run A:
==> flow/design.v (excerpt) <==
module Attention_top #(
    parameter INPUT_WIDTH = 8,
    parameter NUM_CODE_WIDTH = 5,
    parameter MATRIX_SIZE = 3,
    parameter ADDR_WIDTH = $clog2(MATRIX_SIZE**2<<2),
    parameter OUTPUT_WIDTH = $clog2(MATRIX_SIZE*(2**INPUT_WIDTH))-1
)(
    input clk,
    input reset_n,
    input start,
    input softmax_req,DATA_write_EN,
    input  [INPUT_WIDTH*MATRIX_SIZE-1:0] Q_INPUT,
    input [INPUT_WIDTH*MATRIX_SIZE-1:0] MATRIX_INPUT,
    output reg [MATRIX_SIZE*OUTPUT_WIDTH-1:0] Output_RESULT,
    input output_req
);
Size in the first run: about 5200 cells after synthesis, roughly 81 I/O pins, roughly 0.058 mm² of cells after synthesis.
export LEC_CHECK = 0
export CAP_MARGIN = 20
export CELL_PAD_IN_SITES_DETAIL_PLACEMENT = 1
export CORE_ASPECT_RATIO = 1.51
export CORE_MARGIN = 2
export CORE_UTILIZATION = 54
export GPL_TIMING_DRIVEN = 0
export MAX_ROUTING_LAYER = met4
export SLEW_MARGIN = 20
create_clock -name core_clock -period 3.47 [get_ports {clk}]
run.sh (not shown) runs the stock make flow with config.mk's settings and CLKGATE_MAP_FILE=.
Nothing crashed in run A and all stages finished; the problem is that the final layout failed, the offending checks being negative setup slack.
> inputs changed (run A -> run B)
- setting SETUP_SLACK_MARGIN to 0.77 for the first time
- setting HOLD_SLACK_MARGIN to 0.12 for the first time
- removing MAX_ROUTING_LAYER (formerly met4)
- removing CORE_ASPECT_RATIO (formerly 1.51)
- removing GPL_TIMING_DRIVEN (formerly 0)
- setting MIN_ROUTING_LAYER to met1 for the first time
- setting TNS_END_PERCENT to 5 for the first time
- changing CELL_PAD_IN_SITES_DETAIL_PLACEMENT from 1 to 0
- changing CORE_UTILIZATION from 54 to 72
- setting CELL_PAD_IN_SITES_GLOBAL_PLACEMENT to 0 for the first time
- changing CAP_MARGIN from 20 to 15
## What came out
Every stage of the flow completed for run B, and the final layout passed the timing, DRC and antenna checks.
Against run A, die height in run B fell by more than a quarter.
[compare] base=run A new=run B: maximum fanout along the worst path fell 1, total chip power about even, combinational share of power rose 2.1 points, wire length on met3 rose 31%.
Summary — slew at the pin closest to its max-slew limit, run B relative to run A: lower, by 260 ps.
Compared with run A, run B has extra setup slack.
Run B ends up with a total global routing track utilization that is 1.5 points lower than in run A.
Input-level comparison between run C and run B:
- TNS_END_PERCENT: 5 -> 100
- SETUP_SLACK_MARGIN: 0.77 -> -0.14
- CORE_UTILIZATION: 72 -> 71
- CTS_CLUSTER_SIZE: unset -> 14
- PLACE_DENSITY_LB_ADDON: unset -> 0.13
- ABC_AREA: unset -> 1
- the clock period (ns, I/O delays scaled along): 3.47 -> 4.74
==> results <==
When the final numbers for run B and run C were put side by side, the floorplan die width turned out to be greater in run C. Run C vs run B: sequential share of cell area up. Die size: run C exceeds run B. Summary — post-layout net count, run C relative to run B: higher, by about 17%. Run B -> run C: area after synthesis flat. Between run B and run C, the flow reports number of non-clock inverters in the layout increasing by more than 100%. Of the two candidates, run B has the better core area and run C the worse one.
Here is what was changed in the inputs of run D compared with run C.
- swapping 15 for 20 in CAP_MARGIN
- clearing TNS_END_PERCENT, which used to be 100
- clearing SETUP_SLACK_MARGIN, which used to be -0.14
- clearing CELL_PAD_IN_SITES_GLOBAL_PLACEMENT, which used to be 0
- clearing PLACE_DENSITY_LB_ADDON, which used to be 0.13
- clearing CELL_PAD_IN_SITES_DETAIL_PLACEMENT, which used to be 0
- clearing MIN_ROUTING_LAYER, which used to be met1
- clearing CTS_CLUSTER_SIZE, which used to be 14
- clearing ABC_AREA, which used to be 1
- clearing HOLD_SLACK_MARGIN, which used to be 0.12
- swapping 71 for 40 in CORE_UTILIZATION
- swapping 4.74 for 7.29 in the clock period (ns, I/O delays scaled along)
Results
Diff run C and run D: non-clock buffer count higher in run C
Across run C and run D, the outcome is the same: a clean finish for every run.
Comparing worst slack after detailed placement for run C and run D, the bigger number came from run D.
Compared to run C, the router laid down less metal wire for run D.
Re setup slack: run C and run D aren't equal, and the higher value belongs to run D.
Between run D and run C, it is run D whose area growth from synthesis to final layout is higher, by 2.2 points.
| synthesized cell count | higher: run C |

========
## before
Starting RTL as in the previous note.
clock: 3.47 ns
lec_check: 0
cap_margin: 20
cell_pad_in_sites_detail_placement: 0
core_aspect_ratio: 1.51
core_margin: 2
core_utilization: 54
cts_cluster_size: 61
gpl_timing_driven: 0
max_routing_layer: met4
setup_slack_margin: 0.2
slew_margin: 20
What the final checks of before revealed, after a flow that finished every stage, was a layout that fails on setup timing.
diff inputs: before => after
- setting GPL_ROUTABILITY_DRIVEN to 0 for the first time
- setting HOLD_SLACK_MARGIN to 0.26 for the first time
Higher fraction of the cycle the final worst path needs goes to before over after. Between after and before, layout clock buffer count is higher for after, before comes in under that. after has overall power after layout below what before had. | combinational group power | higher: before |. Of after and before, the run reporting the lower portion of the layout cell area used by clock cells was before. The flow did not stop early for after: all stages ran, and the layout cleared the timing, DRC and antenna checks. Although before finished all stages, its layout failed final checks on setup timing. Compared with before, in after met2 track demand over resource shows a reduction of 3.8 points, largest vdd supply drop shows a reduction of about 10%, fmax shows an increase of 5.2 MHz, sequential share of layout area shows an increase of 0.41 points.

========
Setup of build 12:
Starting RTL as in the previous note.
clock: 4.53 ns
lec_check: 0
abc_area: 1
cap_margin: 0
cell_pad_in_sites_detail_placement: 1
cell_pad_in_sites_global_placement: 0
core_margin: 5
core_utilization: 49
cts_cluster_size: 84
hold_slack_margin: 0.16
max_routing_layer: met4
min_routing_layer: met1
setup_slack_margin: 1.32
slew_margin: 30
tns_end_percent: 5
Changes in build 97 relative to build 12:
# build 12
export LEC_CHECK = 0
export ABC_AREA = 1
export CAP_MARGIN = 0
export CELL_PAD_IN_SITES_DETAIL_PLACEMENT = 1
export CELL_PAD_IN_SITES_GLOBAL_PLACEMENT = 0
export CORE_MARGIN = 5
export CORE_UTILIZATION = 49
export CTS_CLUSTER_SIZE = 84
export HOLD_SLACK_MARGIN = 0.16
export MAX_ROUTING_LAYER = met4
export MIN_ROUTING_LAYER = met1
export SETUP_SLACK_MARGIN = 1.32
export SLEW_MARGIN = 30
export TNS_END_PERCENT = 5
create_clock -name core_clock -period 4.53 [get_ports {clk}]
# build 97
export LEC_CHECK = 0
export ABC_AREA = 1
export CAP_MARGIN = 20
export CELL_PAD_IN_SITES_DETAIL_PLACEMENT = 1
export CELL_PAD_IN_SITES_GLOBAL_PLACEMENT = 0
export CORE_ASPECT_RATIO = 0.91
export CORE_MARGIN = 6
export CORE_UTILIZATION = 40
export CTS_CLUSTER_DIAMETER = 110
export MAX_ROUTING_LAYER = met4
export MIN_ROUTING_LAYER = met1
export SETUP_SLACK_MARGIN = -0.11
export SLEW_MARGIN = 40
export TNS_END_PERCENT = 10
create_clock -name core_clock -period 2.81 [get_ports {clk}]
==> results <==
Looking at core utilization before placement, build 97 sits 9.0 points lower than build 12 does. Clock power, build 97 vs build 12: up by more than half. Of build 12 and build 97, only build 12 finishes the flow clean. Ran to the end and failed final checks on negative setup slack: build 97. From build 12 to build 97 the numbers moved as follows: total of plain and repair buffers excluding clock buffers went up about 110%; maximum achievable frequency has increased; fraction of power consumed by the clock network lost 1.2 points; design area picked up an extra 3200 um^2. Per the comparison of build 97 with build 12, first-pass GRT wire length went up; post-layout minimum cycle time -190 ps; all-layer global routing usage decreased by 3.7 points relative to the old numbers; sequential cell fraction of total power lost 1.7 points.
What build 17 does differently from build 97 at the input level:
# build 97
export LEC_CHECK = 0
export ABC_AREA = 1
export CAP_MARGIN = 20
export CELL_PAD_IN_SITES_DETAIL_PLACEMENT = 1
export CELL_PAD_IN_SITES_GLOBAL_PLACEMENT = 0
export CORE_ASPECT_RATIO = 0.91
export CORE_MARGIN = 6
export CORE_UTILIZATION = 40
export CTS_CLUSTER_DIAMETER = 110
export MAX_ROUTING_LAYER = met4
export MIN_ROUTING_LAYER = met1
export SETUP_SLACK_MARGIN = -0.11
export SLEW_MARGIN = 40
export TNS_END_PERCENT = 10
create_clock -name core_clock -period 2.81 [get_ports {clk}]
# build 17
export LEC_CHECK = 0
export CAP_MARGIN = 20
export CORE_MARGIN = 2
export CORE_UTILIZATION = 37
export SLEW_MARGIN = 20
create_clock -name core_clock -period 4.14 [get_ports {clk}]
### Flow results
Build 17 was carried through to the last stage, and its layout satisfied the timing, DRC and antenna checks. Total CTS buffers delta for build 17 relative to build 97: 3 higher. Going from build 97 to build 17, the count of fill cells added during filler insertion was found to have gone down by 1,912. Build 17: count of unique library cells instantiated by Yosys 42% above build 97. Relative to build 97, placeable core region increased by about 8% in build 17. In the metrics for build 17 and build 97, the one carrying the lower endpoint required time on the critical path is build 97. Build 17 against build 97; final area is down by a few percent. Per the comparison of build 17 with build 97, post-synthesis cell count decreased 1,249, relative contribution of combinational cells to total power decreased 3.1 points, total track usage decreased 6.7 points, relative slew slack decreased 10 points. Build 17 ended up with registers as its leading power group; build 97 ended up with combinational logic. Looking at worst hold-check path type, the flip-flop to flip-flop result is from build 97; the input pin to async pin one comes from build 17.
The following lists how build 5 was set up differently from build 17:
# build 17
export LEC_CHECK = 0
export CAP_MARGIN = 20
export CORE_MARGIN = 2
export CORE_UTILIZATION = 37
export SLEW_MARGIN = 20
create_clock -name core_clock -period 4.14 [get_ports {clk}]
# build 5
export LEC_CHECK = 0
export CAP_MARGIN = 20
export CORE_MARGIN = 2
export CORE_UTILIZATION = 72
export CTS_CLUSTER_SIZE = 38
export PLACE_DENSITY = 0.64
export SETUP_SLACK_MARGIN = 0.87
export SLEW_MARGIN = 20
create_clock -name core_clock -period 3.43 [get_ports {clk}]
[summary]
- Portion of total power attributed to combinational logic: build 5 > build 17
- On number of standard cells in the final layout excluding fillers, the higher figure sits with build 17, not build 5.
- The flow for build 5 finished, though final verification flagged max-capacitance violations, max-slew violations, negative setup slack.
- Taking build 5 as 1.0, build 17 lands at 0.863 on global-route wire length before repair.
- When the final numbers for build 17 and build 5 were put side by side, the routed wire length turned out to be smaller in build 17.
For build 28, these inputs were changed with respect to build 5:
# build 5
export LEC_CHECK = 0
export CAP_MARGIN = 20
export CORE_MARGIN = 2
export CORE_UTILIZATION = 72
export CTS_CLUSTER_SIZE = 38
export PLACE_DENSITY = 0.64
export SETUP_SLACK_MARGIN = 0.87
export SLEW_MARGIN = 20
create_clock -name core_clock -period 3.43 [get_ports {clk}]
# build 28
export LEC_CHECK = 0
export ABC_AREA = 1
export CAP_MARGIN = 20
export CORE_MARGIN = 2
export CORE_UTILIZATION = 62
export SLEW_MARGIN = 20
create_clock -name core_clock -period 2.53 [get_ports {clk}]
## What came out
Although it ran to completion, build 28 produced a layout that fails the final checks because of negative setup slack.
Compared with build 5, in build 28 summed area of non-filler cells in the final layout rose by 580 um^2, number of logic gates shows an increase of 16%, chip height went up by 22 um.
Average detailed-routed wire length per instance for build 28 is lower than for build 5.
Build 5 → build 28: count of unresolved DRC violations after routing ~0 delta; clock latency at the later pin of the worst-skew pair -20 ps.
Critical path arrival for build 28: 780 ps down relative to build 5
Build 28 vs build 5: sum of routed wire segments on met1 down in build 28
The following lists how build 91 was set up differently from build 28:
# build 28
export LEC_CHECK = 0
export ABC_AREA = 1
export CAP_MARGIN = 20
export CORE_MARGIN = 2
export CORE_UTILIZATION = 62
export SLEW_MARGIN = 20
create_clock -name core_clock -period 2.53 [get_ports {clk}]
# build 91
export LEC_CHECK = 0
export ABC_AREA = 1
export CAP_MARGIN = 20
export CORE_MARGIN = 2
export CORE_UTILIZATION = 67
export CTS_CLUSTER_SIZE = 77
export SLEW_MARGIN = 20
create_clock -name core_clock -period 2.09 [get_ports {clk}]
==> results <==
Initial cell density of the core (build 91 over build 28): increase, 4.8 points
The flow ended early for build 91: it failed with a tool error in global routing (5_1_grt).
Build 28 → build 91: flip-flop and latch count after synthesis stayed essentially flat; horizontal extent of the die lower; overall die area fell by 7100 um^2; number of buffers inserted during clock tree synthesis went up about 1.7%.
Power and IR drop assume default switching activity.
